--- design/flow/design.v ---
`timescale 1ns / 1ps
module black_cell(
    input  wire g_left, p_left,
    input  wire g_right, p_right,
    output wire g_out, p_out
);
    assign g_out = g_left | (p_left & g_right);
    assign p_out = p_left & p_right;
endmodule
module gray_cell(
    input  wire g_left, p_left,
    input  wire g_right,
    output wire g_out
);
    assign g_out = g_left | (p_left & g_right);
endmodule
module han_carlson_32(
    input  wire [31:0] a,
    input  wire [31:0] b,
    output wire [31:0] s,
    output wire        ca
);
    wire [31:0] g0, p0;
    assign g0 = a & b;
    assign p0 = a ^ b;
    wire [31:0] gg1, pp1;
    wire [31:0] gg2, pp2;
    wire [31:0] gg3, pp3;
    wire [31:0] gg4, pp4;
    wire [31:0] gg5, pp5;
    genvar i;
    generate
        for (i = 0; i < 32; i = i + 1) begin : STAGE1
            if (i >= 1) begin
                assign gg1[i] = g0[i] | (p0[i] & g0[i-1]);
                assign pp1[i] = p0[i] & p0[i-1];
            end else begin
                assign gg1[i] = g0[i];
                assign pp1[i] = p0[i];
            end
        end
    endgenerate
    generate
        for (i = 0; i < 32; i = i + 1) begin : STAGE2
            if (i >= 2) begin
                assign gg2[i] = gg1[i] | (pp1[i] & gg1[i-2]);
                assign pp2[i] = pp1[i] & pp1[i-2];
            end else begin
                assign gg2[i] = gg1[i];
                assign pp2[i] = pp1[i];
            end
        end
    endgenerate
    generate
        for (i = 0; i < 32; i = i + 1) begin : STAGE3
            if (i >= 4) begin
                assign gg3[i] = gg2[i] | (pp2[i] & gg2[i-4]);
                assign pp3[i] = pp2[i] & pp2[i-4];
            end else begin
                assign gg3[i] = gg2[i];
                assign pp3[i] = pp2[i];
            end
        end
    endgenerate
    generate
        for (i = 0; i < 32; i = i + 1) begin : STAGE4
            if (i >= 8) begin
                assign gg4[i] = gg3[i] | (pp3[i] & gg3[i-8]);
                assign pp4[i] = pp3[i] & pp3[i-8];
            end else begin
                assign gg4[i] = gg3[i];
                assign pp4[i] = pp3[i];
            end
        end
    endgenerate
    generate
        for (i = 0; i < 32; i = i + 1) begin : STAGE5
            if (i >= 16) begin
                assign gg5[i] = gg4[i] | (pp4[i] & gg4[i-16]);
                assign pp5[i] = pp4[i] & pp4[i-16];
            end else begin
                assign gg5[i] = gg4[i];
                assign pp5[i] = pp4[i];
            end
        end
    endgenerate
    wire [31:0] c;
    assign c[0] = 1'b0;
    generate
        for (i = 1; i < 32; i = i + 1) begin : CARRY_ASSIGN
            assign c[i] = gg5[i-1];
        end
    endgenerate
    assign ca = gg5[31];
    assign s = p0 ^ c;
endmodule
module full_adder(
    input a, b, c,
    output s, ca
);
    assign s  = a ^ b ^ c;
    assign ca = (a & b) | (b & c) | (c & a);
endmodule
module compressor_7to3(
    input  [31:0] a1, a2, a3, a4, a5, a6, a7,
    output [31:0] s,
    output [31:0] c1,   
    output [31:0] c2    
);
    genvar j;
    generate
        for (j = 0; j < 32; j = j + 1) begin
            wire s1, s2, s3, s4, d1, d2, d3, d4;
            full_adder f1 (.a(a1[j]), .b(a2[j]), .c(a3[j]), .s(s1), .ca(d1));
            full_adder f2 (.a(a4[j]), .b(a5[j]), .c(a6[j]), .s(s2), .ca(d2));
            full_adder f3 (.a(s1),   .b(s2),   .c(a7[j]),  .s(s3), .ca(d3));
            full_adder f4 (.a(d1),   .b(d2),   .c(d3),    .s(s4), .ca(d4));
            assign s[j]  = s3;
            assign c1[j] = s4;  
            assign c2[j] = d4;  
        end
    endgenerate
endmodule
module csa(
    input  [31:0] a, b, c,
    output [31:0] s,
    output [31:0] ca 
);
    assign s  = a ^ b ^ c;
    assign ca = ((a & b) | (b & c) | (c & a)) << 1;
endmodule
module Optimized_Wallace(
    input clk, rst,
    input [15:0] A, B,
    output reg [31:0] PRODUCT
);
    genvar i, j;
    wire [31:0] pp [0:15];
    generate
        for (i = 0; i < 16; i = i + 1) begin
            for (j = 0; j < 32; j = j + 1) begin
                if ((j >= i) && (j < i + 16))
                    assign pp[i][j] = A[j - i] & B[i];
                else
                    assign pp[i][j] = 1'b0;
            end
        end
    endgenerate
    wire [31:0] s0, s1_1, c0, c1, c0_2, c1_2, b0, b1, b0_2, b1_2;
     compressor_7to3 u1 (.a1(pp[0]), .a2(pp[1]), .a3(pp[2]), .a4(pp[3]), .a5(pp[4]), .a6(pp[5]), .a7(pp[6]), .s(s0), .c1(b0), .c2(b0_2));
     compressor_7to3 u2 (.a1(pp[7]), .a2(pp[8]), .a3(pp[9]), .a4(pp[10]), .a5(pp[11]), .a6(pp[12]), .a7(pp[13]), .s(s1_1), .c1(b1), .c2(b1_2));
   assign c0   = b0<<1;      
   assign c1   = b1<<1;      
   assign c0_2 = b0_2<<2;    
   assign c1_2 = b1_2<<2;   
    reg [31:0] r_s0, r_s1, r_c0, r_c1, r_c02, r_c12, r_pp14, r_pp15;
    always @(posedge clk or posedge rst) begin
        if (rst) begin
            r_s0 <= 0; r_s1 <= 0;
            r_c0 <= 0; r_c1 <= 0;
            r_c02 <= 0; r_c12 <= 0;
            r_pp14 <= 0; r_pp15 <= 0;
        end 
        else begin
            r_s0 <= s0; r_s1 <= s1_1;
            r_c0 <= c0; r_c1 <= c1;
            r_c02 <= c0_2; r_c12 <= c1_2;
            r_pp14 <= pp[14]; r_pp15 <= pp[15];
        end
    end
    wire [31:0] sum2, c1_s2, c2_s2, ca1, ca2;
    compressor_7to3 p1 (.a1(r_s0), .a2(r_s1), .a3(r_c0), .a4(r_c1), .a5(r_c02), .a6(r_c12), .a7(r_pp14), .s(sum2), .c1(c1_s2), .c2(c2_s2));
    assign ca1 = c1_s2<<1;     
    assign ca2 = c2_s2<<2;     
    reg [31:0] rsum2, rca1, rca2, rlt;
    always @(posedge clk or posedge rst) begin
        if (rst) begin
            rsum2 <= 0;
            rca1 <= 0;
            rca2 <= 0;
            rlt <= 0;
        end
        else begin
            rsum2 <= sum2;
            rca1 <= ca1;
            rca2 <= ca2;
            rlt <= r_pp15;
        end
    end
    wire [31:0] ps1, pca1, s, ca;
    csa q1 (.a(rsum2), .b(rca1), .c(rca2), .s(ps1), .ca(pca1));
    csa q2 (.a(rlt), .b(ps1), .c(pca1), .s(s), .ca(ca));
    reg [31:0] rsum, rcarry;
    always @(posedge clk or posedge rst) begin
        if (rst) begin
            rsum <= 0;
            rcarry <= 0;
        end 
        else begin
            rsum <= s;
            rcarry <= ca;
        end
    end
    wire [31:0] sum;
    wire carry;
    han_carlson_32 p2 (.a(rsum), .b(rcarry), .s(sum), .ca(carry));
    always @(posedge clk or posedge rst) begin
        if (rst)
            PRODUCT <= 0;
        else
            PRODUCT <= sum;
    end
endmodule
--- design/flow/run.sh ---
#!/bin/bash
# the make line also repeats each setting of config.mk as NAME=value (left out here)
make -C /OpenROAD-flow-scripts/flow DESIGN_CONFIG=/design/flow/config.mk WORK_HOME=/design/flow/orfs CLKGATE_MAP_FILE= finish
--- design/flow/config.mk ---
export PLATFORM = sky130hd
export DESIGN_NAME = Optimized_Wallace
export DESIGN_NICKNAME = Optimized_Wallace
export VERILOG_FILES = /design/flow/design.v
export SDC_FILE = /design/flow/constraint.sdc
export NUM_CORES = 4
export LEC_CHECK = 0
export ABC_AREA = 1
export CAP_MARGIN = 20
export CORE_ASPECT_RATIO = 0.5
export CORE_MARGIN = 2
export CORE_UTILIZATION = 72
export CTS_CLUSTER_DIAMETER = 333
export CTS_CLUSTER_SIZE = 100
export PLACE_DENSITY = 0.4
export SETUP_SLACK_MARGIN = 0.34
export SLEW_MARGIN = 20
--- design/flow/constraint.sdc ---
create_clock -name core_clock -period 1.53 [get_ports {clk}]
set_input_delay 0.3060 -clock core_clock [delete_from_list [all_inputs] [get_ports {clk}]]
set_output_delay 0.3060 -clock core_clock [all_outputs]
set_load 0.01 [all_outputs]
==> out/metrics.csv, run 1 <==
stage,metric,value,unit
synthesis,yosysUniqueCellTypes,22,
synthesis,adder_share,29.43,%
floorplanning,core_area,25030,um2
placed_design,place.gp.congestion,0.8880,
synthesis,fp_nets,2087,
status,status,aborted with a tool error,
floorplanning,boundaryPins,66,
synthesis,ys_sh_aoi,0.4598,%
synthesis,ys_sh_simple,11.61,%
clock_tree,clock_sink_count,337,
floorplanning,rows,41,
status,lastStage,5_1_grt,
synthesis,edf_count,0,
synthesis,synth_area_per_cell,10.44,um2
synthesis,netlist_instances,1746,
synthesis,ys_area,18230,um2
synthesis,xor_share,0.6726,%
floorplanning,die_x,229.0,um
status,firstError,"[ERROR DPL-0038] Utilization greater than 100%, impossible to legalize",
floorplanning,dieHeight,116.5,um
synthesis,area_leaders,"dfrtp_1, fa_1, inv_1",
synthesis,yosys_most_used_dff,dfrtp_1,
synthesis,mux_share,0,%
synthesis,yosys-dominant-comb-family,adder cells,
synthesis,top_cells_by_count,"inv_1, nand2_1, dfrtp_1",
synthesis,netlist_area,18230,um2
clock_tree,cts_buffers,7,
clock_tree,root_buffer,clkbuf_16,
clock_tree,cts-htree-levels,1,
synthesis,ys_async_sr_fraction,100.0,%
synthesis,yosysWarnings,1,
synthesis,seq_area_frac_synth,46.26,%
placed_design,portBuffers,65,
clock_tree,cts_hold_buf,0,
floorplanning,die-area,26690,um2
clock_tree,clockBufferDepth,3,
floorplanning,fp_util,72.82,%
synthesis,synth_flops,337,
synthesis,most_common_cell,inv_1,
placed_design,hpwl,33130,um
synthesis,synth_top_area_share,46.26,%
synthesis,ys_cells,1746,
synthesis,yosys.area.top_type,dfrtp_1,
## stage by stage
| step | TNS, ns | cell area, um2 | hold slack, ns | instances | setup WS (ns) |
|---|---|---|---|---|---|
| 2_1_floorplan | -1145.54 | 19970 | 0.3312 | 1746 | -3.281 |
| 3_3_place_gp | -91.27 | 21130 | 0.3316 | 2185 | -1.109 |
| 3_5_place_dp | -99.60 | 21130 | 0.3347 | 2185 | -1.203 |
| 4_1_cts | -12.88 | 23960 | 0.06038 | 2323 | -0.4715 |
## what timing repair did
action,4_1_cts
pin swaps,246
gates cloned,16
setup buffers,114
hold endpoints to repair,0
endpoints found under the setup margin,278
resized,694
==> inputs of run 2 (changes only) <==
Settings changed: ABC_AREA 1 to not set, CAP_MARGIN 20 to 40, CELL_PAD_IN_SITES_DETAIL_PLACEMENT set to 1, CORE_ASPECT_RATIO 0.5 to 0.84, CORE_UTILIZATION 72 to 33, CTS_CLUSTER_DIAMETER 333 to 86, CTS_CLUSTER_SIZE 100 to 24, MIN_ROUTING_LAYER set to met2, PLACE_DENSITY 0.4 to not set, PLACE_DENSITY_LB_ADDON set to 0.03, SETUP_SLACK_MARGIN 0.34 to 0.59, SLEW_MARGIN 20 to 35.
Clock period 1.53 ns to 3.0 ns, I/O delays scaled along.
==> run 2 against run 1 <==
Against the previous run:
- now clean on timing, DRC and antenna
- synthesized cell count is 26% lower
- synthesized area is 5.7% lower
- die area is 100% higher
==> out/metrics.csv, run 2 <==
stage,metric,value,unit,change
detailed_routing,drt_iter0_drc,1014,,
synthesis,adder_share,31.19,%,+1.8 points
worst_setup_path,cp_top_family,simple AND/OR/NAND/NOR gates,,
clock_tree,cts_buffers,22,,+15
worst_hold_path,holdPathEnd,rsum[2],,
synthesis,fp_nets,1641,,-21%
synthesis,ys_area,17200,um2,-5.7%
clock_tree,root_buffer,clkbuf_16,,
synthesis,ys_sh_aoi,2.903,%,+2.4 points
worst_setup_path,critPathBufInv,1,,
synthesis,netlist_instances,1300,,-26%
synthesis,top_cells_by_count,"dfrtp_1, and2_1, inv_1",,
synthesis,yosysUniqueCellTypes,49,,+120%
synthesis,ys_async_sr_fraction,100.0,%,unchanged
synthesis,synth_area_per_cell,13.23,um2,+27%
placed_design,placed_area,19480,um2,-7.8%
global_routing,grt_start_max_net_pins,76,,
placed_design,portBuffers,65,,unchanged
worst_hold_path,hold_depth,0,,
power_and_ir_drop,power_frac_comb,40.7,%,
timing,setup_violations,0,,
worst_setup_path,cpMaxStageDelayCell,nor3_2,,
detailed_routing,dr.pass1.iters,5,,
synthesis,ys_cells,1300,,-26%
synthesis,seq_area_frac_synth,49.03,%,+2.8 points
worst_setup_path,end_kind,flop,,
placed_design,hpwl,30460,um,-8.1%
timing,relSlewSlack,63.83,%,
clock_tree,cts-htree-levels,1,,unchanged
worst_setup_path,cp_max_fo,6,,
timing,hold_viol,0,,
flow_run,max-cap-violations,0,,
clock_tree,clk_pin_slew_worst_paths,0.09,ns,
timing,slew_viol_final,0,,
worst_setup_path,cp.depth,8,,
power_and_ir_drop,power.group.top,combinational logic,,
power_and_ir_drop,power.density,775.6,nW/um2,
clock_tree,clock_sink_count,337,,unchanged
synthesis,edf_count,0,,unchanged
worst_setup_path,reg2regPathDepth,8,,
timing,worst_slack,0.3783,ns,
flow_run,tool_warnings,37,,
detailed_routing,drcViolationCount,0,,
synthesis,yosys-dominant-comb-family,adder cells,,
floorplanning,boundaryPins,66,,unchanged
synthesis,synth_flops,337,,unchanged
power_and_ir_drop,pwr-share-seq,38.6,%,
clock_tree,cts_tree,built,,
synthesis,ys_sh_simple,10.34,%,-1.3 points
worst_setup_path,r2r_slack,0.38,ns,
synthesis,mux_share,0.1237,%,+0.12 points
detailed_routing,ant_nets,0,,
worst_setup_path,worstSetupStartpoint,rcarry[22],,
timing,fin_crit,2.622,ns,
timing,setup_tns,0,ns,
placed_design,dp_worst_setup_slack,-0.1986,ns,+1.004 ns
timing,skew,0.01982,ns,
worst_setup_path,worstPathRequired,3.48,ns,
timing,fin_crit_sh,87.39,%,
global_routing,antenna_found_initial,1,,
worst_hold_path,holdCritStartpoint,rsum2[2],,
worst_setup_path,r2r-start,rcarry[22],,
synthesis,xor_share,1.069,%,+0.40 points
synthesis,yosys_most_used_dff,dfrtp_1,,
synthesis,most_common_cell,dfrtp_1,,
floorplanning,die-area,53970,um2,+100%
synthesis,yosysWarnings,1,,unchanged
power_and_ir_drop,p_int,10.27,mW,
clock_tree,clockBufferDepth,3,,unchanged
global_routing,grt_pass1_wl,67250,um,
synthesis,yosys.area.top_type,dfrtp_1,,
worst_setup_path,max_stage_delay,0.47,ns,
cells_and_area,nFillCells,5245,,
detailed_routing,vias,13022,,
power_and_ir_drop,p_leak,10.67,nW,
power_and_ir_drop,p_sw_share,37.23,%,
power_and_ir_drop,pwr-share-clk,20.6,%,
floorplanning,dieHeight,213.2,um,+83%
timing,rsz0062_at_grt,yes,,
status,status,no timing/DRC/antenna violations,,
detailed_routing,drt-wirelength-per-cell,21.81,um,
cells_and_area,fin_util,41.07,%,
global_routing,grt_pass1_vias,16490,,
placed_design,place.gp.congestion,0.7797,,-12%
timing,tightest_slew,0.5408,ns,
floorplanning,core_area,51350,um2,+110%
timing,max_freq,381.4,MHz,
cells_and_area,nets,1799,,
clock_tree,clk_latency,0.57,ns,
cells_and_area,stdcell_area,21090,um2,
worst_hold_path,min_path_type,reg2reg,,
worst_setup_path,reg2reg_to,PRODUCT[31],,
global_routing,grt_overflow,0,,
timing,holdWs,0.3528,ns,
detailed_routing,vias_per_cell,6.108,,
synthesis,area_leaders,"dfrtp_1, fa_1, and2_1",,
power_and_ir_drop,sequentialPower,6.32,mW,
power_and_ir_drop,p_comb,6.66,mW,
worst_setup_path,worstPathCellList,"ha_1, and3_1, nand3_1, nor3_2, a2111oi_4, buf_4, o21bai_4, xor2_1",,
synthesis,netlist_area,17200,um2,-5.7%
power_and_ir_drop,p_switching,6.089,mW,
floorplanning,rows,76,,+85%
floorplanning,fp_util,33.49,%,-39 points
worst_setup_path,cp.arrival,3.10,ns,
global_routing,grt_usage,25.19,%,
worst_setup_path,path_class,reg2reg,,
synthesis,synth_top_area_share,49.03,%,+2.8 points
worst_setup_path,crit_end,PRODUCT[31],,
worst_setup_path,start_kind,flop,,
power_and_ir_drop,pg_clk,3.37,mW,
floorplanning,die_x,253.1,um,+11%
detailed_routing,routed_wl,46500,um,
cells_and_area,area_delta_synth_final,22.61,%,
power_and_ir_drop,irDropWorstVdd,0.0003555,V,
==> run 2: per-stage QoR <==
step / cells / power, mW
5_1_grt: 2131 / 17.92
2_1_floorplan: 1300 / 10.09
3_3_place_gp: 2050 / 12.57
6_report: 2132 / 16.36
4_1_cts: 2098 / 16.31
3_5_place_dp: 2050 / 12.67
==> run 2: repair_timing <==
| item | CTS | global route |
|---|---|---|
| endpoints found under the setup margin | 21 | 33 |
| setup buffers | 11 | 18 |
| hold buffers | 0 | 0 |
| resized | 27 | 40 |
| cloned | 3 | 14 |
| pin swaps | 12 | 17 |
==> run 2: layout make-up <==
type                       instances  area (um2)  area share [%]
clock buffer                      24       589.3           2.795
tap                              663       829.5           3.934
sequential                       337        8433           39.99
multi-input combinational        722        8157           38.68
clock inverter                    10       142.6          0.6764
inverter                         205       773.2           3.667
antenna                            1       2.502         0.01187
timing repair buffer             170        2161           10.25
==> run 2: metal layers <==
| layer | share of wire [%] | routed length, um | GRT usage (%) | vias to the layer above |
|---|---|---|---|---|
| li1 | - | - | - | 4217 |
| met3 | 44 | 20480 | 36.00 | 130 |
| met1 | 0 | 0 | - | 5073 |
| met2 | 52 | 24000 | 29.19 | 3582 |
| met4 | 2.8 | 1279 | 2.918 | 20 |
| met5 | 1.6 | 742 | 5.161 | - |
==> inputs of run 3 (changes only) <==
Settings changed: CAP_MARGIN 40 to 20, CELL_PAD_IN_SITES_GLOBAL_PLACEMENT set to 1, CORE_ASPECT_RATIO 0.84 to 0.98, CORE_UTILIZATION 33 to 40, CTS_CLUSTER_DIAMETER 86 to not set, CTS_CLUSTER_SIZE 24 to 30, GPL_ROUTABILITY_DRIVEN set to 1, HOLD_SLACK_MARGIN set to 0.04, MIN_ROUTING_LAYER met2 to not set, PLACE_DENSITY_LB_ADDON 0.03 to not set, SETUP_SLACK_MARGIN 0.59 to not set, SLEW_MARGIN 35 to 25, TNS_END_PERCENT set to 45.
Clock period 3.0 ns to 3.84 ns, I/O delays scaled along.
==> run 3 against run 2 <==
Against the previous run:
- clock skew down 0.0073 ns
- worst hold slack worse by 0.0077 ns
- highest routed layer is now met4
- sequential share of layout area grew 1.9 points
- die area fell by 17%
- combinational power down 33%
- still clean on timing, DRC and antenna
- largest cell class unchanged
- critical path depth is the same
- total power down 19%
==> out/metrics.csv, run 3 <==
stage,metric,value,unit,change
status,status,no timing/DRC/antenna violations,,
timing,max_freq,335.4,MHz,
power_and_ir_drop,p_comb,4.44,mW,-33%
power_and_ir_drop,power.group.top,sequential cells,,
synthesis,seq_area_frac_synth,49.03,%,unchanged
worst_setup_path,r2r_slack,1.04,ns,+0.66 ns
placed_design,portBuffers,65,,unchanged
synthesis,fp_nets,1641,,unchanged
worst_setup_path,reg2reg_to,PRODUCT[31],,
floorplanning,rows,75,,-1.3%
worst_setup_path,cp.arrival,3.40,ns,+0.30 ns
placed_design,placed_area,18810,um2,-3.4%
detailed_routing,dr.pass1.iters,4,,-1
synthesis,xor_share,1.069,%,unchanged
worst_setup_path,worstPathCellList,"clkdlybuf4s50_1, buf_4, and2_1, fa_1, inv_1, fa_1, inv_1, fa_1",,
placed_design,hpwl,27960,um,-8.2%
synthesis,most_common_cell,dfrtp_1,,
floorplanning,fp_util,40.37,%,+6.9 points
cells_and_area,area_delta_synth_final,17.07,%,
power_and_ir_drop,p_leak,10.18,nW,-4.6%
clock_tree,cts_resized,0,,-100%
floorplanning,core_area,42600,um2,-17%
worst_setup_path,worstPathRequired,4.25,ns,+0.77 ns
global_routing,grt_overflow,0,,unchanged
synthesis,synth_area_per_cell,13.23,um2,unchanged
synthesis,yosys.area.top_type,dfrtp_1,,
timing,rsz0062_at_grt,no,,
detailed_routing,n_antenna_cell,0,,-1
power_and_ir_drop,pwr-share-seq,37.5,%,-1.1 points
timing,fin_crit_sh,77.64,%,-9.8 points
timing,tightest_slew,0.9522,ns,+0.4114 ns
timing,setup_violations,0,,unchanged
cells_and_area,layoutNonFillerInstCount,2022,,-5.2%
global_routing,grt_usage,18.29,%,-6.9 points
global_routing,grt_pass1_wl,61600,um,-8.4%
cells_and_area,nets,1758,,-2.3%
power_and_ir_drop,sequentialPower,4.95,mW,-22%
floorplanning,dieHeight,209.3,um,-1.9%
clock_tree,cts_buffers,40,,+82%
synthesis,area_leaders,"dfrtp_1, fa_1, and2_1",,
clock_tree,clk_pin_slew_worst_paths,0.06,ns,-0.03 ns
timing,skew,0.01255,ns,-0.007270 ns
synthesis,yosysUniqueCellTypes,49,,unchanged
power_and_ir_drop,p_sw_share,32.97,%,-4.3 points
synthesis,netlist_area,17200,um2,unchanged
detailed_routing,drt-wirelength-per-cell,18.67,um,-14%
power_and_ir_drop,pg_clk,3.79,mW,+12%
clock_tree,cts-htree-levels,2,,+1
synthesis,ys_async_sr_fraction,100.0,%,unchanged
worst_setup_path,worstSetupStartpoint,A[6],,
synthesis,synth_top_area_share,49.03,%,unchanged
detailed_routing,drt_iter0_drc,325,,-68%
global_routing,antenna_found_initial,2,,+1
clock_tree,cts_setup_buffers,0,,-11
floorplanning,die_x,213.5,um,-16%
synthesis,edf_count,0,,unchanged
worst_hold_path,min_path_type,reg2reg,,
power_and_ir_drop,p_switching,4.343,mW,-29%
floorplanning,die-area,44670,um2,-17%
detailed_routing,ant_nets,0,,unchanged
worst_setup_path,timing.critical_path.mode_cell,fa_1,,
floorplanning,boundaryPins,66,,unchanged
power_and_ir_drop,power.density,654.3,nW/um2,-16%
worst_hold_path,hold_depth,0,,unchanged
synthesis,top_cells_by_count,"dfrtp_1, and2_1, inv_1",,
placed_design,place.gp.congestion,0.8013,,+2.8%
worst_setup_path,cp.depth,8,,unchanged
synthesis,ys_sh_simple,10.34,%,unchanged
worst_setup_path,cp_top_family,adder cells,,
detailed_routing,routed_wl,37750,um,-19%
worst_setup_path,critPathBufInv,4,,+3
synthesis,synth_flops,337,,unchanged
flow_run,max-cap-violations,0,,unchanged
timing,relSlewSlack,36.32,%,-28 points
power_and_ir_drop,p_int,8.830,mW,-14%
timing,slew_viol_final,0,,unchanged
clock_tree,clockBufferDepth,3,,unchanged
power_and_ir_drop,p_total,13.17,mW,-19%
clock_tree,root_buffer,clkbuf_16,,
worst_setup_path,end_kind,flop,,
synthesis,ys_area,17200,um2,unchanged
timing,fin_crit,2.981,ns,
synthesis,yosys-dominant-comb-family,adder cells,,
power_and_ir_drop,pwr-share-clk,28.8,%,+8.2 points
worst_setup_path,cpMaxStageDelayCell,clkdlybuf4s50_1,,
clock_tree,clock_sink_count,337,,unchanged
clock_tree,cts_tree,built,,
worst_setup_path,start_kind,input pin,,
worst_hold_path,holdCritStartpoint,r_s0[1],,
timing,setup_tns,0,ns,unchanged
power_and_ir_drop,power_frac_comb,33.7,%,-7.0 points
cells_and_area,stdcell_area,20140,um2,-4.5%
worst_setup_path,r2r-start,rcarry[5],,
synthesis,netlist_instances,1300,,unchanged
synthesis,ys_sh_aoi,2.903,%,unchanged
global_routing,grt_start_max_net_pins,116,,+53%
placed_design,post-place-cells,1952,,-4.8%
synthesis,yosys_most_used_dff,dfrtp_1,,
detailed_routing,vias_per_cell,4.557,,-25%
worst_setup_path,reg2regPathDepth,11,,+3
clock_tree,clk_latency,0.55,ns,-0.02 ns
global_routing,grt_pass1_vias,10728,,-35%
synthesis,ys_cells,1300,,unchanged
worst_hold_path,holdPathEnd,rsum2[1],,
detailed_routing,drcViolationCount,0,,unchanged
clock_tree,cts_hold_buf,0,,unchanged
flow_run,tool_warnings,37,,unchanged
worst_setup_path,cp_max_fo,13,,+7
worst_setup_path,path_class,in2reg,,
synthesis,adder_share,31.19,%,unchanged
timing,hold_viol,0,,unchanged
power_and_ir_drop,irDropWorstVdd,0.0002524,V,-29%
worst_setup_path,max_stage_delay,0.72,ns,+0.25 ns
synthesis,yosysWarnings,1,,unchanged
synthesis,mux_share,0.1237,%,unchanged
worst_setup_path,crit_end,p1.a4[16],,
detailed_routing,vias,9214,,-29%
## run 3: stage by stage
| stage | setup WS, ns | hold WS [ns] | util [%] |
|---|---|---|---|
| detailed placement | 0.2595 | 0.3371 | 44.15 |
| finish | 0.8588 | 0.3451 | 47.26 |
| global route | 0.7711 | 0.3512 | 47.26 |
| global placement | 0.3628 | 0.3332 | 44.15 |
| floorplan | -1.433 | 0.3312 | - |
| CTS | 0.8548 | 0.3483 | 47.26 |
## run 3: final cells by class
cell class                 instances  area, um2
tap                              577      721.9
timing repair buffer             111       1033
multi-input combinational        722       7848
clock buffer                      52       1147
sequential                       337       8433
clock inverter                    18      178.9
fill                            4373      22470
inverter                         205      773.2
## run 3: metal layers
metal	GRT usage [%]	vias to the layer above	routed length, um
li1	-	4156	-
met1	27.51	4862	18780
met5	0	-	0
met3	3.591	63	1471
met2	27.40	133	16680
met4	4.550	0	809
==> inputs of run 4 (changes only) <==
Settings changed: ABC_AREA set to 1, CELL_PAD_IN_SITES_DETAIL_PLACEMENT 1 to 0, CELL_PAD_IN_SITES_GLOBAL_PLACEMENT 1 to not set, CORE_ASPECT_RATIO 0.98 to not set, CORE_UTILIZATION 40 to 72, CTS_CLUSTER_DIAMETER set to 199, CTS_CLUSTER_SIZE 30 to 49, GPL_ROUTABILITY_DRIVEN 1 to not set, HOLD_SLACK_MARGIN 0.04 to -0.07, PLACE_DENSITY_LB_ADDON set to 0.06, SETUP_SLACK_MARGIN set to 0.37, SLEW_MARGIN 25 to 20, TNS_END_PERCENT 45 to not set.
Clock period 3.84 ns to 1.52 ns, I/O delays scaled along.
==> run 4 against run 3 <==
Against the previous run:
- the run now fails in 5_1_grt
- die area down 40%
- synthesized area up 6.0%
- synthesized cell count up 34%
==> out/metrics.csv, run 4 <==
stage,metric,value,unit,change
synthesis,ys_area,18230,um2,+6.0%
placed_design,place.gp.congestion,0.8762,,+9.3%
synthesis,adder_share,29.43,%,-1.8 points
synthesis,fp_nets,2087,,+27%
placed_design,hpwl,31930,um,+14%
floorplanning,dieHeight,163.1,um,-22%
floorplanning,rows,58,,-23%
synthesis,most_common_cell,inv_1,,
floorplanning,die_x,163.1,um,-24%
synthesis,ys_sh_simple,11.61,%,+1.3 points
placed_design,placed_area,21220,um2,+13%
synthesis,mux_share,0,%,-0.12 points
status,firstError,"[ERROR DPL-0038] Utilization greater than 100%, impossible to legalize",,
synthesis,ys_cells,1746,,+34%
synthesis,netlist_instances,1746,,+34%
synthesis,yosys.area.top_type,dfrtp_1,,
clock_tree,cts_buffers,10,,-75%
status,status,aborted with a tool error,,
clock_tree,clock_sink_count,337,,unchanged
synthesis,synth_top_area_share,46.26,%,-2.8 points
floorplanning,fp_util,72.81,%,+32 points
clock_tree,cts-htree-levels,1,,-1
clock_tree,cts_hold_buf,0,,unchanged
synthesis,yosysWarnings,1,,unchanged
synthesis,yosys_most_used_dff,dfrtp_1,,
status,lastStage,5_1_grt,,
floorplanning,core_area,25040,um2,-41%
synthesis,ys_sh_aoi,0.4598,%,-2.4 points
synthesis,xor_share,0.6726,%,-0.40 points
synthesis,seq_area_frac_synth,46.26,%,-2.8 points
synthesis,edf_count,0,,unchanged
placed_design,dp_worst_setup_slack,-1.155,ns,-1.415 ns
synthesis,synth_area_per_cell,10.44,um2,-21%
synthesis,yosys-dominant-comb-family,adder cells,,
placed_design,portBuffers,65,,unchanged
clock_tree,root_buffer,clkbuf_16,,
synthesis,area_leaders,"dfrtp_1, fa_1, inv_1",,
clock_tree,clockBufferDepth,3,,unchanged
floorplanning,die-area,26610,um2,-40%
synthesis,netlist_area,18230,um2,+6.0%
synthesis,synth_flops,337,,unchanged
synthesis,yosysUniqueCellTypes,22,,-55%
floorplanning,boundaryPins,66,,unchanged
synthesis,top_cells_by_count,"inv_1, nand2_1, dfrtp_1",,
synthesis,ys_async_sr_fraction,100.0,%,unchanged
run 4: repair_timing:
action	CTS
cloned	23
setup endpoints to repair	280
buffers inserted	77
gates resized	733
pin swaps	235
run 4: per-stage QoR:
step | instances | total power, mW
floorplan | 1746 | 22.42
global placement | 2182 | 26.43
detailed placement | 2182 | 27.81
CTS | 2294 | 33.31
==> inputs of run 5 (changes only) <==
Settings changed: CAP_MARGIN 20 to 0, CELL_PAD_IN_SITES_DETAIL_PLACEMENT 0 to not set, CORE_UTILIZATION 72 to 71, CTS_CLUSTER_DIAMETER 199 to 363, CTS_CLUSTER_SIZE 49 to not set, HOLD_SLACK_MARGIN -0.07 to not set, PLACE_DENSITY set to 0.35, PLACE_DENSITY_LB_ADDON 0.06 to not set, SETUP_SLACK_MARGIN 0.37 to -0.12.
Clock period 1.52 ns to 1.63 ns, I/O delays scaled along.
==> run 5 against run 4 <==
Against the previous run:
- the layout now fails its checks (setup timing)
- synthesized cell count did not move
- die area rose by 1.4%
- synthesized area did not move
==> out/metrics.csv, run 5 <==
stage,metric,value,unit,change
status,status,failed layout checks,,
status,violations,setup timing,,
worst_setup_path,reg2regPathDepth,5,,
global_routing,gr-usage-met2,71.41,%,
global_routing,grt_pass1_vias,15080,,
clock_tree,cts-htree-levels,2,,+1
global_routing,grt_overflow,0,,
power_and_ir_drop,pwr-share-clk,22.6,%,
synthesis,yosys.area.top_type,dfrtp_1,,
synthesis,yosys-dominant-comb-family,adder cells,,
flow_run,max-cap-violations,0,,
timing,fin_crit,2.185,ns,
global_routing,grt-busiest-layer,met2,,
power_and_ir_drop,pg_clk,8.29,mW,
global_routing,antenna_found_initial,2,,
synthesis,yosysUniqueCellTypes,22,,unchanged
clock_tree,root_buffer,clkbuf_16,,
floorplanning,rows,58,,unchanged
synthesis,ys_sh_simple,11.61,%,unchanged
worst_setup_path,cpMaxStageDelayCell,fa_1,,
synthesis,most_common_cell,inv_1,,
placed_design,dp_worst_setup_slack,-1.044,ns,+0.1111 ns
detailed_routing,drt-wirelength-per-cell,29.08,um,
worst_setup_path,max_stage_delay,0.53,ns,
detailed_routing,vias,14297,,
worst_setup_path,reg2reg_to,q1.b[17],,
worst_hold_path,min_path_type,in2reg,,
detailed_routing,ant_nets,0,,
synthesis,ys_area,18230,um2,unchanged
clock_tree,cts_hold_buf,0,,unchanged
synthesis,xor_share,0.6726,%,unchanged
worst_setup_path,path_class,reg2reg,,
synthesis,seq_area_frac_synth,46.26,%,unchanged
worst_setup_path,crit_end,q1.b[17],,
detailed_routing,dr.pass1.iters,9,,
synthesis,mux_share,0,%,unchanged
power_and_ir_drop,power.group.top,combinational logic,,
floorplanning,dieHeight,164.2,um,+0.68%
clock_tree,clk_latency,0.54,ns,
synthesis,fp_nets,2087,,unchanged
power_and_ir_drop,p_switching,14.43,mW,
placed_design,hpwl,29110,um,-8.8%
power_and_ir_drop,power.density,1597,nW/um2,
clock_tree,clock_sink_count,337,,unchanged
detailed_routing,routed_wl,66130,um,
placed_design,place.gp.congestion,0.8499,,-3.0%
worst_setup_path,cp_top_family,adder cells,,
power_and_ir_drop,p_int,22.33,mW,
timing,skew,0.02522,ns,
cells_and_area,area_delta_synth_final,26.29,%,
power_and_ir_drop,power_frac_comb,44.3,%,
clock_tree,clk_pin_slew_worst_paths,0.07,ns,
worst_hold_path,holdPathEnd,r_s0[0],,
floorplanning,fp_util,72.39,%,-0.42 points
synthesis,synth_flops,337,,unchanged
timing,tightest_slew,0.4489,ns,
synthesis,top_cells_by_count,"inv_1, nand2_1, dfrtp_1",,
timing,setup_tns,-19.26,ns,
power_and_ir_drop,pwr-share-seq,33.1,%,
worst_setup_path,worstPathRequired,2.02,ns,
timing,hold_viol,0,,
clock_tree,cts_tree,built,,
worst_setup_path,r2r_slack,-0.56,ns,
timing,max_freq,457.6,MHz,
worst_setup_path,critPathBufInv,2,,
global_routing,grt_start_max_net_pins,77,,
synthesis,yosys_most_used_dff,dfrtp_1,,
synthesis,adder_share,29.43,%,unchanged
worst_setup_path,end_kind,flop,,
floorplanning,die_x,164.2,um,+0.68%
power_and_ir_drop,p_sw_share,39.25,%,
worst_setup_path,start_kind,flop,,
worst_setup_path,r2r-start,p1.a3[16],,
power_and_ir_drop,p_leak,13.04,nW,
clock_tree,clockBufferDepth,3,,unchanged
synthesis,ys_sh_aoi,0.4598,%,unchanged
worst_setup_path,worstSetupStartpoint,p1.a3[16],,
synthesis,synth_top_area_share,46.26,%,unchanged
detailed_routing,drcViolationCount,0,,
global_routing,grt_pass1_wl,85930,um,
global_routing,met3_usage,12.90,%,
timing,rsz0062_at_grt,yes,,
timing,relSlewSlack,70.07,%,
placed_design,portBuffers,65,,unchanged
placed_design,placed_area,20520,um2,-3.3%
synthesis,yosysWarnings,1,,unchanged
floorplanning,die-area,26970,um2,+1.4%
timing,worst_slack,-0.5553,ns,
detailed_routing,n_antenna_cell,0,,
floorplanning,boundaryPins,66,,unchanged
clock_tree,cts_buffers,35,,+25
power_and_ir_drop,irDropWorstVdd,0.001249,V,
power_and_ir_drop,sequentialPower,12.2,mW,
detailed_routing,vias_per_cell,6.287,,
timing,slew_viol_final,0,,
global_routing,grtUsageMet1,50.75,%,
worst_hold_path,hold_depth,3,,
synthesis,area_leaders,"dfrtp_1, fa_1, inv_1",,
floorplanning,core_area,25180,um2,+0.58%
worst_setup_path,worstPathCellList,"inv_2, fa_1, fa_2, inv_2, fa_2",,
worst_hold_path,holdCritStartpoint,B[0],,
global_routing,grt_usage,44.23,%,
cells_and_area,nets,2262,,
power_and_ir_drop,p_comb,16.3,mW,
synthesis,edf_count,0,,unchanged
synthesis,ys_cells,1746,,unchanged
cells_and_area,stdcell_area,23020,um2,
timing,fin_crit_sh,134.1,%,
synthesis,netlist_instances,1746,,unchanged
flow_run,tool_warnings,41,,
timing,setup_violations,128,,
worst_setup_path,cp.depth,5,,
detailed_routing,drt_iter0_drc,2063,,
synthesis,synth_area_per_cell,10.44,um2,unchanged
worst_setup_path,cp.arrival,2.58,ns,
worst_setup_path,cp_max_fo,1,,
synthesis,ys_async_sr_fraction,100.0,%,unchanged
synthesis,netlist_area,18230,um2,unchanged
==> run 5: cell type report <==
cell class	count	area [um2]
timing repair buffer	202	2332
sequential	337	8434
inverter	498	1886
tap	330	412.9
clock buffer	54	1060
clock inverter	6	88.84
fill	802	2160
multi-input combinational	847	8808
==> run 5: per-stage QoR <==
stage	utilization [%]	instances	power (mW)	hold WS, ns
6_report	91.42	2274	36.76	0.1442
5_1_grt	91.42	2274	38.20	0.1445
4_1_cts	89.33	2291	33.32	0.2362
3_5_place_dp	81.47	2187	24.30	0.3347
3_3_place_gp	81.47	2187	23.46	0.3325
2_1_floorplan	-	1746	19.60	0.3312
==> run 5: timing repair <==
action,CTS,global route
setup endpoints to repair,114,74
pin swaps,72,125
hold endpoints to repair,0,0
setup buffers,24,19
gates cloned,22,0
gates resized,240,364
==> run 5: metal layers <==
| layer | part of all wire (%) | up-vias |
|---|---|---|
| met5 | 0.098 | - |
| met4 | 12 | 4 |
| met3 | 14 | 665 |
| met2 | 45 | 1475 |
| met1 | 30 | 6889 |
| li1 | - | 5264 |
==> inputs of run 6 (changes only) <==
Settings changed: ABC_AREA 1 to not set, CAP_MARGIN 0 to 20, CORE_UTILIZATION 71 to 12, CTS_CLUSTER_DIAMETER 363 to not set, PLACE_DENSITY 0.35 to not set, SETUP_SLACK_MARGIN -0.12 to not set.
Clock period 1.63 ns to 3.92 ns, I/O delays scaled along.
==> run 6 against run 5 <==
Against the previous run:
- worst hold slack improved by 0.20 ns
- first-iteration DRC count fell by 83%
- critical path type is now in2reg
- synthesized cell count fell by 26%
- core utilization fell by 76 points
- flip-flop count did not move
- clock skew fell by 0.014 ns
- die area rose to 5.4 times the previous value
- global-route usage fell by 39 points
- combinational power fell by 75%
- the run now finishes clean
==> out/metrics.csv, run 6 <==
stage,metric,value,unit,change
worst_hold_path,holdCritStartpoint,rsum2[2],,
synthesis,yosysUniqueCellTypes,49,,+120%
floorplanning,boundaryPins,66,,unchanged
power_and_ir_drop,pg_clk,2.97,mW,-64%
synthesis,synth_flops,337,,unchanged
clock_tree,clk_pin_slew_worst_paths,0.07,ns,about the same
timing,skew,0.01074,ns,-0.01448 ns
synthesis,area_leaders,"dfrtp_1, fa_1, and2_1",,
timing,setup_tns,0,ns,+19.26 ns
placed_design,placed_area,20400,um2,-0.54%
synthesis,ys_cells,1300,,-26%
timing,worst_slack,0.8665,ns,+1.422 ns
synthesis,yosys-dominant-comb-family,adder cells,,
global_routing,grt_pass1_wl,60520,um,-30%
status,status,no timing/DRC/antenna violations,,
placed_design,dp_worst_setup_slack,0.2971,ns,+1.341 ns
cells_and_area,nets,1734,,-23%
detailed_routing,drt-wirelength-per-cell,11.16,um,-62%
floorplanning,die-area,146400,um2,+440%
placed_design,portBuffers,65,,unchanged
clock_tree,clock_sink_count,337,,unchanged
worst_hold_path,min_path_type,reg2reg,,
synthesis,edf_count,0,,unchanged
timing,fin_crit,3.054,ns,
global_routing,grt_usage,5.262,%,-39 points
timing,hold_viol,0,,unchanged
power_and_ir_drop,pwr-share-clk,24.6,%,+2.0 points
worst_setup_path,cp_top_family,adder cells,,
power_and_ir_drop,power.density,562.5,nW/um2,-65%
floorplanning,core_area,141900,um2,+460%
worst_setup_path,r2r-start,rcarry[5],,
synthesis,synth_top_area_share,49.03,%,+2.8 points
global_routing,grt_pass1_vias,10787,,-28%
synthesis,adder_share,31.19,%,+1.8 points
synthesis,netlist_area,17200,um2,-5.7%
worst_setup_path,max_stage_delay,0.83,ns,+0.30 ns
synthesis,top_cells_by_count,"dfrtp_1, and2_1, inv_1",,
synthesis,synth_area_per_cell,13.23,um2,+27%
clock_tree,cts_tree,built,,
power_and_ir_drop,p_leak,9.949,nW,-24%
detailed_routing,vias,9059,,-37%
worst_setup_path,end_kind,flop,,
clock_tree,cts_resized,0,,-100%
detailed_routing,drcViolationCount,0,,unchanged
power_and_ir_drop,pwr-share-seq,41.2,%,+8.1 points
power_and_ir_drop,power_frac_comb,34.2,%,-10 points
worst_setup_path,crit_end,p1.a3[9],,
global_routing,grt_overflow,0,,unchanged
synthesis,yosys.area.top_type,dfrtp_1,,
power_and_ir_drop,p_int,7.963,mW,-64%
floorplanning,dieHeight,382.6,um,+130%
placed_design,place.gp.congestion,0.7543,,-11%
placed_design,hpwl,29710,um,+2.0%
worst_setup_path,cpMaxStageDelayCell,clkdlybuf4s50_1,,
worst_setup_path,reg2reg_to,PRODUCT[31],,
power_and_ir_drop,p_switching,4.083,mW,-72%
timing,setup_violations,0,,-100%
worst_setup_path,cp_max_fo,16,,+15
synthesis,yosys_most_used_dff,dfrtp_1,,
worst_setup_path,path_class,in2reg,,
power_and_ir_drop,sequentialPower,4.96,mW,-59%
global_routing,antenna_found_initial,17,,+15
timing,rsz0062_at_grt,no,,
clock_tree,cts-htree-levels,1,,-1
detailed_routing,vias_per_cell,2.737,,-56%
synthesis,yosysWarnings,1,,unchanged
synthesis,most_common_cell,dfrtp_1,,
floorplanning,fp_util,12.12,%,-60 points
clock_tree,root_buffer,clkbuf_16,,
cells_and_area,stdcell_area,21410,um2,-7.0%
power_and_ir_drop,power.group.top,sequential cells,,
worst_setup_path,cp.depth,7,,+2
clock_tree,cts_setup_buffers,0,,-100%
worst_setup_path,critPathBufInv,3,,+1
synthesis,mux_share,0.1237,%,+0.12 points
power_and_ir_drop,irDropWorstVdd,0.0002922,V,-77%
worst_hold_path,holdPathEnd,rsum[2],,
synthesis,ys_sh_aoi,2.903,%,+2.4 points
timing,max_freq,327.5,MHz,
synthesis,ys_area,17200,um2,-5.7%
worst_hold_path,hold_depth,0,,-3
clock_tree,clockBufferDepth,3,,unchanged
detailed_routing,ant_nets,0,,unchanged
worst_setup_path,timing.critical_path.mode_cell,fa_1,,
clock_tree,clk_latency,0.57,ns,+0.03 ns
floorplanning,die_x,382.6,um,+130%
synthesis,netlist_instances,1300,,-26%
worst_setup_path,r2r_slack,0.99,ns,+1.55 ns
synthesis,fp_nets,1641,,-21%
detailed_routing,dr.pass1.iters,4,,-5
synthesis,ys_sh_simple,10.34,%,-1.3 points
power_and_ir_drop,p_comb,4.11,mW,-75%
detailed_routing,drt_iter0_drc,358,,-83%
global_routing,grt_start_max_net_pins,42,,-45%
worst_setup_path,reg2regPathDepth,11,,+6
cells_and_area,comb_area,7848,um2,-11%
worst_setup_path,worstPathRequired,4.36,ns,+2.34 ns
clock_tree,cts_hold_buf,0,,unchanged
worst_setup_path,worstPathCellList,"clkdlybuf4s50_1, and2_1, fa_1, inv_1, fa_1, inv_1, fa_1",,
worst_setup_path,worstSetupStartpoint,A[8],,
worst_setup_path,start_kind,input pin,,
clock_tree,cts_buffers,29,,-17%
timing,slew_viol_final,0,,unchanged
timing,relSlewSlack,42.19,%,-28 points
flow_run,max-cap-violations,0,,unchanged
floorplanning,rows,138,,+140%
flow_run,tool_warnings,35,,-15%
timing,tightest_slew,0.8654,ns,+0.4165 ns
power_and_ir_drop,p_sw_share,33.89,%,-5.4 points
synthesis,xor_share,1.069,%,+0.40 points
cells_and_area,nFillCells,15799,,+1900%
cells_and_area,area_delta_synth_final,24.50,%,
cells_and_area,seq_area,8433,um2,about the same
synthesis,ys_async_sr_fraction,100.0,%,unchanged
synthesis,seq_area_frac_synth,49.03,%,+2.8 points
detailed_routing,routed_wl,36930,um,-44%
worst_setup_path,cp.arrival,3.50,ns,+0.92 ns
timing,fin_crit_sh,77.90,%,-56 points
==> run 6: stage by stage <==
step / power (mW) / utilization (%) / cells / hold WS [ns]
finish: 12.05 / 15.09 / 3310 / 0.3469
detailed placement: 9.317 / 14.38 / 3252 / 0.3347
floorplan: 7.680 / - / 1300 / 0.3312
global placement: 9.200 / 14.38 / 3252 / 0.3327
CTS: 12.35 / 15.08 / 3306 / 0.3500
global route: 13.14 / 15.09 / 3309 / 0.3561
==> run 6: per-layer routing <==
layer  global-route usage (%)  share of wire, %  routed length, um
met5                        0              0.38                139
met1                    6.091                41              15210
met2                    9.263                50              18390
met3                    1.218               5.4               1982
met4                    2.195               3.3               1205
==> run 6: layout make-up <==
class | instances | share of cell area (%)
Clock buffer | 38 | 3.781
Inverter | 205 | 3.611
Clock inverter | 16 | 0.8823
Antenna cell | 4 | 0.04675
Timing Repair Buffer | 98 | 4.604
Sequential cell | 337 | 39.38
Multi-Input combinational cell | 722 | 36.65
Tap cell | 1890 | 11.04
==> inputs of run 7 (changes only) <==
Settings changed: ABC_AREA set to 1, CORE_UTILIZATION 12 to 72, CTS_CLUSTER_DIAMETER set to 333, CTS_CLUSTER_SIZE set to 100, PLACE_DENSITY set to 0.39, SETUP_SLACK_MARGIN set to 0.41.
Clock period 3.92 ns to 1.55 ns, I/O delays scaled along.
==> run 7 against run 6 <==
Against the previous run:
- synthesized cell count is 34% higher
- synthesized area is 6.0% higher
- die area is 82% lower
- the run now fails in 5_1_grt
==> out/metrics.csv, run 7 <==
stage,metric,value,unit,change
status,status,aborted with a tool error,,
status,lastStage,5_1_grt,,
status,firstError,[ERROR GRT-0232] Routing congestion too high. Check the congestion heatmap in the GUI.,,
synthesis,fp_nets,2087,,+27%
clock_tree,cts_buffers,7,,-76%
synthesis,yosys-dominant-comb-family,adder cells,,
floorplanning,core_area,25040,um2,-82%
floorplanning,boundaryPins,66,,unchanged
synthesis,synth_area_per_cell,10.44,um2,-21%
synthesis,mux_share,0,%,-0.12 points
synthesis,most_common_cell,inv_1,,
floorplanning,die_x,163.1,um,-57%
synthesis,yosys.area.top_type,dfrtp_1,,
synthesis,yosysWarnings,1,,unchanged
floorplanning,fp_util,72.81,%,+61 points
synthesis,netlist_instances,1746,,+34%
synthesis,seq_area_frac_synth,46.26,%,-2.8 points
placed_design,place.gp.congestion,0.8561,,+13%
synthesis,synth_flops,337,,unchanged
synthesis,adder_share,29.43,%,-1.8 points
global_routing,grt_overflow,1053,,
synthesis,xor_share,0.6726,%,-0.40 points
synthesis,yosys_most_used_dff,dfrtp_1,,
synthesis,ys_cells,1746,,+34%
synthesis,area_leaders,"dfrtp_1, fa_1, inv_1",,
synthesis,edf_count,0,,unchanged
floorplanning,dieHeight,163.1,um,-57%
global_routing,grt_usage,91.23,%,
placed_design,portBuffers,65,,unchanged
synthesis,ys_area,18230,um2,+6.0%
synthesis,yosysUniqueCellTypes,22,,-55%
synthesis,netlist_area,18230,um2,+6.0%
clock_tree,clock_sink_count,337,,unchanged
clock_tree,cts-htree-levels,1,,unchanged
floorplanning,rows,58,,-58%
synthesis,ys_sh_simple,11.61,%,+1.3 points
placed_design,placed_area,21130,um2,+3.5%
placed_design,hpwl,31030,um,+4.4%
floorplanning,die-area,26610,um2,-82%
synthesis,synth_top_area_share,46.26,%,-2.8 points
synthesis,top_cells_by_count,"inv_1, nand2_1, dfrtp_1",,
clock_tree,root_buffer,clkbuf_16,,
synthesis,ys_async_sr_fraction,100.0,%,unchanged
clock_tree,clockBufferDepth,3,,unchanged
synthesis,ys_sh_aoi,0.4598,%,-2.4 points
[run 7: metal layers]
layer	GRT overflow	global-route usage [%]
met2	734	111.8
met5	1	23.11
met1	8	85.73
met3	7	73.24
met4	303	103.3
[run 7: what timing repair did]
item                                    in CTS
hold buffers                                 0
resized                                    685
pin swaps                                  228
endpoints found under the setup margin     279
gates cloned                                18
setup buffers                               86
[run 7: stage by stage]
| stage | cells | util [%] | setup slack (ns) |
|---|---|---|---|
| CTS | 2291 | 94.15 | -0.4686 |
| detailed placement | 2179 | 84.38 | -1.148 |
| global placement | 2179 | 84.38 | -1.031 |
| floorplan | 1746 | - | -3.265 |
==> inputs of run 8 (changes only) <==
Settings changed: CORE_UTILIZATION 72 to 71, CTS_CLUSTER_DIAMETER 333 to 190, CTS_CLUSTER_SIZE 100 to not set, PLACE_DENSITY 0.39 to 0.78, SETUP_SLACK_MARGIN 0.41 to not set.
Clock period 1.55 ns to 1.79 ns, I/O delays scaled along.
==> run 8 against run 7 <==
Against the previous run:
- the layout now fails its checks (setup timing)
- synthesized area stayed put
- synthesized cell count stayed put
- die area is 1.4% higher
==> out/metrics.csv, run 8 <==
stage,metric,value,unit,change
status,status,failed layout checks,,
status,violations,setup timing,,
timing,worst_slack,-0.5312,ns,
worst_setup_path,cp.arrival,2.72,ns,
power_and_ir_drop,irDropWorstVdd,0.001092,V,
synthesis,ys_async_sr_fraction,100.0,%,unchanged
floorplanning,rows,58,,unchanged
synthesis,yosysUniqueCellTypes,22,,unchanged
power_and_ir_drop,power_frac_comb,43.6,%,
power_and_ir_drop,p_sw_share,39.90,%,
worst_setup_path,cp_max_fo,1,,
power_and_ir_drop,p_int,19.87,mW,
power_and_ir_drop,pg_clk,7.62,mW,
synthesis,ys_area,18230,um2,unchanged
detailed_routing,routed_wl,68130,um,
timing,tightest_slew,0.4118,ns,
worst_setup_path,worstPathRequired,2.19,ns,
floorplanning,die-area,26970,um2,+1.4%
worst_setup_path,r2r-start,r_s0[17],,
power_and_ir_drop,power.group.top,combinational logic,,
synthesis,ys_sh_simple,11.61,%,unchanged
placed_design,hpwl,28910,um,-6.8%
synthesis,netlist_instances,1746,,unchanged
timing,skew,0.02449,ns,
worst_setup_path,max_stage_delay,0.58,ns,
power_and_ir_drop,p_comb,14.4,mW,
synthesis,yosys_most_used_dff,dfrtp_1,,
power_and_ir_drop,pwr-share-clk,23.0,%,
clock_tree,cts-htree-levels,2,,+1
synthesis,xor_share,0.6726,%,unchanged
synthesis,yosysWarnings,1,,unchanged
synthesis,synth_top_area_share,46.26,%,unchanged
synthesis,seq_area_frac_synth,46.26,%,unchanged
synthesis,ys_cells,1746,,unchanged
worst_setup_path,path_class,reg2reg,,
timing,hold_viol,0,,
power_and_ir_drop,power.density,1418,nW/um2,
global_routing,grt_overflow,0,,
clock_tree,clock_sink_count,337,,unchanged
worst_setup_path,cp.depth,5,,
worst_setup_path,end_kind,flop,,
worst_setup_path,start_kind,flop,,
worst_setup_path,worstSetupStartpoint,r_s0[17],,
synthesis,area_leaders,"dfrtp_1, fa_1, inv_1",,
floorplanning,dieHeight,164.2,um,+0.68%
cells_and_area,stdcell_area,23320,um2,
timing,rsz0062_at_grt,yes,,
synthesis,fp_nets,2087,,unchanged
synthesis,ys_sh_aoi,0.4598,%,unchanged
synthesis,yosys-dominant-comb-family,adder cells,,
cells_and_area,nets,2280,,
placed_design,placed_area,20400,um2,-3.4%
timing,setup_violations,51,,
synthesis,adder_share,29.43,%,unchanged
detailed_routing,drcViolationCount,0,,
detailed_routing,ant_nets,0,,
global_routing,grt_pass1_wl,84900,um,
clock_tree,cts_buffers,35,,+28
detailed_routing,vias,14482,,
cells_and_area,layoutNonFillerInstCount,2294,,
global_routing,grt_start_max_net_pins,76,,
power_and_ir_drop,pwr-share-seq,33.3,%,
global_routing,antenna_found_initial,2,,
synthesis,edf_count,0,,unchanged
timing,fin_crit_sh,129.7,%,
synthesis,synth_area_per_cell,10.44,um2,unchanged
clock_tree,cts_tree,built,,
worst_setup_path,reg2reg_to,q1.b[18],,
worst_setup_path,cp_top_family,adder cells,,
clock_tree,clk_pin_slew_worst_paths,0.07,ns,
timing,fin_crit,2.321,ns,
floorplanning,fp_util,72.39,%,-0.42 points
timing,slew_viol_final,0,,
worst_setup_path,worstPathCellList,"inv_2, fa_1, fa_2, inv_2, fa_2",,
power_and_ir_drop,sequentialPower,11.0,mW,
timing,relSlewSlack,72.55,%,
detailed_routing,dr.pass1.iters,9,,
worst_setup_path,r2r_slack,-0.53,ns,
global_routing,grt_pass1_vias,14842,,
flow_run,tool_warnings,39,,
clock_tree,root_buffer,clkbuf_16,,
synthesis,netlist_area,18230,um2,unchanged
placed_design,place.gp.congestion,0.8759,,+2.3%
flow_run,max-cap-violations,0,,
worst_setup_path,reg2regPathDepth,5,,
synthesis,yosys.area.top_type,dfrtp_1,,
power_and_ir_drop,p_switching,13.19,mW,
floorplanning,core_area,25180,um2,+0.58%
timing,max_freq,430.8,MHz,
clock_tree,cts_hold_buf,0,,unchanged
cells_and_area,area_delta_synth_final,27.93,%,
worst_setup_path,critPathBufInv,2,,
worst_setup_path,cpMaxStageDelayCell,fa_1,,
synthesis,most_common_cell,inv_1,,
detailed_routing,drt-wirelength-per-cell,29.70,um,
synthesis,synth_flops,337,,unchanged
worst_hold_path,min_path_type,in2async,,
floorplanning,die_x,164.2,um,+0.68%
detailed_routing,drt_iter0_drc,1916,,
clock_tree,clk_latency,0.53,ns,
worst_setup_path,crit_end,q1.b[18],,
placed_design,portBuffers,65,,unchanged
global_routing,grt_usage,43.71,%,
placed_design,post-place-cells,2163,,-0.73%
floorplanning,boundaryPins,66,,unchanged
clock_tree,clockBufferDepth,3,,unchanged
detailed_routing,vias_per_cell,6.313,,
synthesis,mux_share,0,%,unchanged
power_and_ir_drop,p_leak,13.24,nW,
synthesis,top_cells_by_count,"inv_1, nand2_1, dfrtp_1",,
run 8: per-stage QoR:
stage / TNS (ns) / worst slack [ns] / utilization, % / total power, mW / hold slack, ns
3_5_place_dp: -67.87 / -0.9271 / 81.00 / 21.75 / 0.3355
4_1_cts: -1.444 / -0.2247 / 89.30 / 29.90 / 0.2748
2_1_floorplan: -1053.62 / -3.073 / - / 17.84 / 0.3312
5_1_grt: -7.357 / -0.5101 / 92.59 / 34.16 / 0.3134
3_3_place_gp: -62.35 / -0.8562 / 81.00 / 20.88 / 0.3315
6_report: -6.571 / -0.5312 / 92.61 / 33.06 / 0.2841
run 8: cell type report:
type                            instances  area [um2]
Antenna cell                            2       5.005
Clock buffer                           46        1030
Clock inverter                         14       130.1
Fill cell                             670        1861
Inverter                              498        1886
Multi-Input combinational cell        847        8528
Sequential cell                       337        8433
Tap cell                              330       412.9
Timing Repair Buffer                  220        2897
run 8: timing repair:
| action | CTS | global route |
|---|---|---|
| gates cloned | 23 | 0 |
| hold endpoints to repair | 0 | 0 |
| buffers inserted | 26 | 21 |
| pin swaps | 68 | 107 |
| gates resized | 239 | 286 |
| setup endpoints to repair | 106 | 64 |
run 8: metal layers:
metal | GRT usage (%) | vias up | wire, um
met4 | 30.06 | 2 | 8351
met5 | 0 | - | 65
met3 | 12.40 | 682 | 9309
met1 | 51.06 | 6958 | 20310
met2 | 70.52 | 1545 | 30100
li1 | - | 5295 | -
==> inputs of run 9 (changes only) <==
Settings changed: ABC_AREA 1 to not set, CORE_UTILIZATION 71 to 40, CTS_CLUSTER_DIAMETER 190 to not set, PLACE_DENSITY 0.78 to not set.
Clock period 1.79 ns to 4.22 ns, I/O delays scaled along.
==> run 9 against run 8 <==
Against the previous run:
- now clean on timing, DRC and antenna
- cell area shrank 15%
- clock power shrank 59%
- worst hold slack gained 0.063 ns
- synthesized cell count shrank 26%
- first-iteration DRC count shrank 78%
- critical path type is now in2reg
- critical endpoint is now p1.a4[18]
- largest cell class is now registers
==> out/metrics.csv, run 9 <==
stage,metric,value,unit,change
status,status,no timing/DRC/antenna violations,,
detailed_routing,vias,9049,,-38%
clock_tree,root_buffer,clkbuf_16,,
worst_setup_path,path_class,in2reg,,
power_and_ir_drop,p_switching,3.800,mW,-71%
floorplanning,rows,75,,+29%
synthesis,synth_flops,337,,unchanged
synthesis,ys_async_sr_fraction,100.0,%,unchanged
floorplanning,dieHeight,211.4,um,+29%
worst_setup_path,worstPathRequired,4.61,ns,+2.42 ns
floorplanning,boundaryPins,66,,unchanged
timing,max_freq,313.9,MHz,
synthesis,adder_share,31.19,%,+1.8 points
synthesis,synth_top_area_share,49.03,%,+2.8 points
power_and_ir_drop,irDropWorstVdd,0.0002405,V,-78%
timing,rsz0062_at_grt,no,,
timing,slew_viol_final,0,,unchanged
global_routing,antenna_found_initial,0,,-2
power_and_ir_drop,p_sw_share,32.91,%,-7.0 points
worst_setup_path,r2r_slack,1.39,ns,+1.92 ns
global_routing,grt_start_max_net_pins,67,,-12%
placed_design,place.gp.congestion,0.8457,,-3.4%
detailed_routing,drcViolationCount,0,,unchanged
cells_and_area,area_delta_synth_final,14.93,%,
worst_hold_path,holdCritStartpoint,rsum[2],,
synthesis,fp_nets,1641,,-21%
floorplanning,core_area,42230,um2,+68%
detailed_routing,drt-wirelength-per-cell,17.35,um,-42%
worst_setup_path,crit_end,p1.a4[18],,
power_and_ir_drop,sequentialPower,4.49,mW,-59%
synthesis,synth_area_per_cell,13.23,um2,+27%
global_routing,grt_overflow,0,,unchanged
clock_tree,cts_buffers,35,,unchanged
cells_and_area,fin_util,46.81,%,-46 points
floorplanning,die_x,211.4,um,+29%
timing,relSlewSlack,40.58,%,-32 points
cells_and_area,layoutNonFillerInstCount,1949,,-15%
clock_tree,clockBufferDepth,3,,unchanged
synthesis,yosysUniqueCellTypes,49,,+120%
timing,hold_viol,0,,unchanged
cells_and_area,nFillCells,3747,,+460%
timing,worst_slack,1.034,ns,+1.565 ns
worst_setup_path,r2r-start,rcarry[5],,
power_and_ir_drop,power.group.top,sequential cells,,
power_and_ir_drop,p_comb,3.90,mW,-73%
worst_setup_path,cp_top_family,adder cells,,
worst_hold_path,holdPathEnd,PRODUCT[2],,
clock_tree,cts_setup_buffers,0,,-100%
synthesis,ys_sh_aoi,2.903,%,+2.4 points
synthesis,netlist_instances,1300,,-26%
global_routing,grt_usage,16.25,%,-27 points
global_routing,grtUsageMet1,24.28,%,-27 points
worst_setup_path,worstPathCellList,"clkdlybuf4s50_1, and2_1, fa_1, inv_1, fa_1, inv_1, fa_1",,
worst_setup_path,cp.depth,7,,+2
synthesis,yosys-dominant-comb-family,adder cells,,
clock_tree,cts_resized,0,,-100%
worst_setup_path,start_kind,input pin,,
detailed_routing,routed_wl,33820,um,-50%
synthesis,yosys_most_used_dff,dfrtp_1,,
clock_tree,clk_latency,0.52,ns,about the same
worst_setup_path,worstSetupStartpoint,B[9],,
global_routing,grt-busiest-layer,met2,,
placed_design,post-place-cells,1886,,-13%
power_and_ir_drop,p_int,7.747,mW,-61%
floorplanning,fp_util,40.73,%,-32 points
clock_tree,cts-htree-levels,2,,unchanged
synthesis,netlist_area,17200,um2,-5.7%
clock_tree,clock_sink_count,337,,unchanged
global_routing,met3_usage,2.611,%,-9.8 points
worst_setup_path,cpMaxStageDelayCell,clkdlybuf4s50_1,,
synthesis,xor_share,1.069,%,+0.40 points
global_routing,grt_pass1_vias,10152,,-32%
flow_run,max-cap-violations,0,,unchanged
timing,setup_violations,0,,-100%
power_and_ir_drop,power_frac_comb,33.8,%,-9.8 points
flow_run,tool_warnings,35,,-10%
synthesis,edf_count,0,,unchanged
synthesis,yosysWarnings,1,,unchanged
worst_setup_path,cp.arrival,3.57,ns,+0.85 ns
power_and_ir_drop,pg_clk,3.16,mW,-59%
worst_setup_path,reg2reg_to,PRODUCT[31],,
worst_setup_path,max_stage_delay,0.87,ns,+0.29 ns
global_routing,gr-usage-met2,24.57,%,-46 points
worst_setup_path,critPathBufInv,3,,+1
worst_hold_path,hold_depth,0,,
clock_tree,cts_tree,built,,
clock_tree,cts_hold_buf,0,,unchanged
timing,skew,0.009464,ns,-0.01503 ns
worst_hold_path,min_path_type,reg2reg,,
synthesis,area_leaders,"dfrtp_1, fa_1, and2_1",,
timing,fin_crit_sh,75.50,%,-54 points
synthesis,ys_cells,1300,,-26%
cells_and_area,nets,1725,,-24%
synthesis,most_common_cell,dfrtp_1,,
worst_setup_path,reg2regPathDepth,10,,+5
worst_setup_path,timing.critical_path.mode_cell,fa_1,,
floorplanning,die-area,44670,um2,+66%
detailed_routing,vias_per_cell,4.643,,-26%
detailed_routing,ant_nets,0,,unchanged
global_routing,grt_pass1_wl,55980,um,-34%
worst_setup_path,end_kind,flop,,
placed_design,hpwl,24600,um,-15%
timing,tightest_slew,0.8885,ns,+0.4767 ns
placed_design,dp_worst_setup_slack,0.4944,ns,+1.421 ns
synthesis,seq_area_frac_synth,49.03,%,+2.8 points
placed_design,portBuffers,65,,unchanged
synthesis,ys_area,17200,um2,-5.7%
synthesis,mux_share,0.1237,%,+0.12 points
synthesis,top_cells_by_count,"dfrtp_1, and2_1, inv_1",,
detailed_routing,dr.pass1.iters,4,,-5
power_and_ir_drop,p_leak,9.965,nW,-25%
timing,fin_crit,3.186,ns,
detailed_routing,n_antenna_cell,0,,-2
detailed_routing,drt_iter0_drc,416,,-78%
clock_tree,clk_pin_slew_worst_paths,0.06,ns,about the same
power_and_ir_drop,power.density,584.1,nW/um2,-59%
synthesis,yosys.area.top_type,dfrtp_1,,
power_and_ir_drop,pwr-share-seq,38.9,%,+5.6 points
power_and_ir_drop,pwr-share-clk,27.4,%,+4.4 points
worst_setup_path,cp_max_fo,16,,+15
synthesis,ys_sh_simple,10.34,%,-1.3 points
==> run 9: layout make-up <==
cell class	count	area, um2	area share [%]
Clock buffer	44	960.9	4.861
Clock inverter	19	229.0	1.158
Inverter	205	773.2	3.912
Multi-Input combinational cell	722	7848	39.70
Sequential cell	337	8433	42.66
Tap cell	539	674.4	3.412
Timing Repair Buffer	83	848.3	4.292
==> run 9: through the flow <==
step	TNS, ns	power [mW]	hold slack, ns	cell area, um2
after global routing	0	12.49	0.3540	19770
after detailed placement	0	8.502	0.3347	18580
after CTS	0	11.72	0.3498	19770
after floorplan	-380.33	7.134	0.3312	17200
final	0	11.55	0.3472	19770
after global placement	0	8.407	0.3317	18580
==> run 9: metal layers <==
layer  routed length, um  share of wire (%)  vias to the layer above
met4                 820                2.4                        0
li1                    -                  -                     4099
met2               14710                 43                      186
met1               16960                 50                     4705
met5                   0                  0                        -
met3                1340                4.0                       59
Power is estimated from default activity; no workload was simulated.
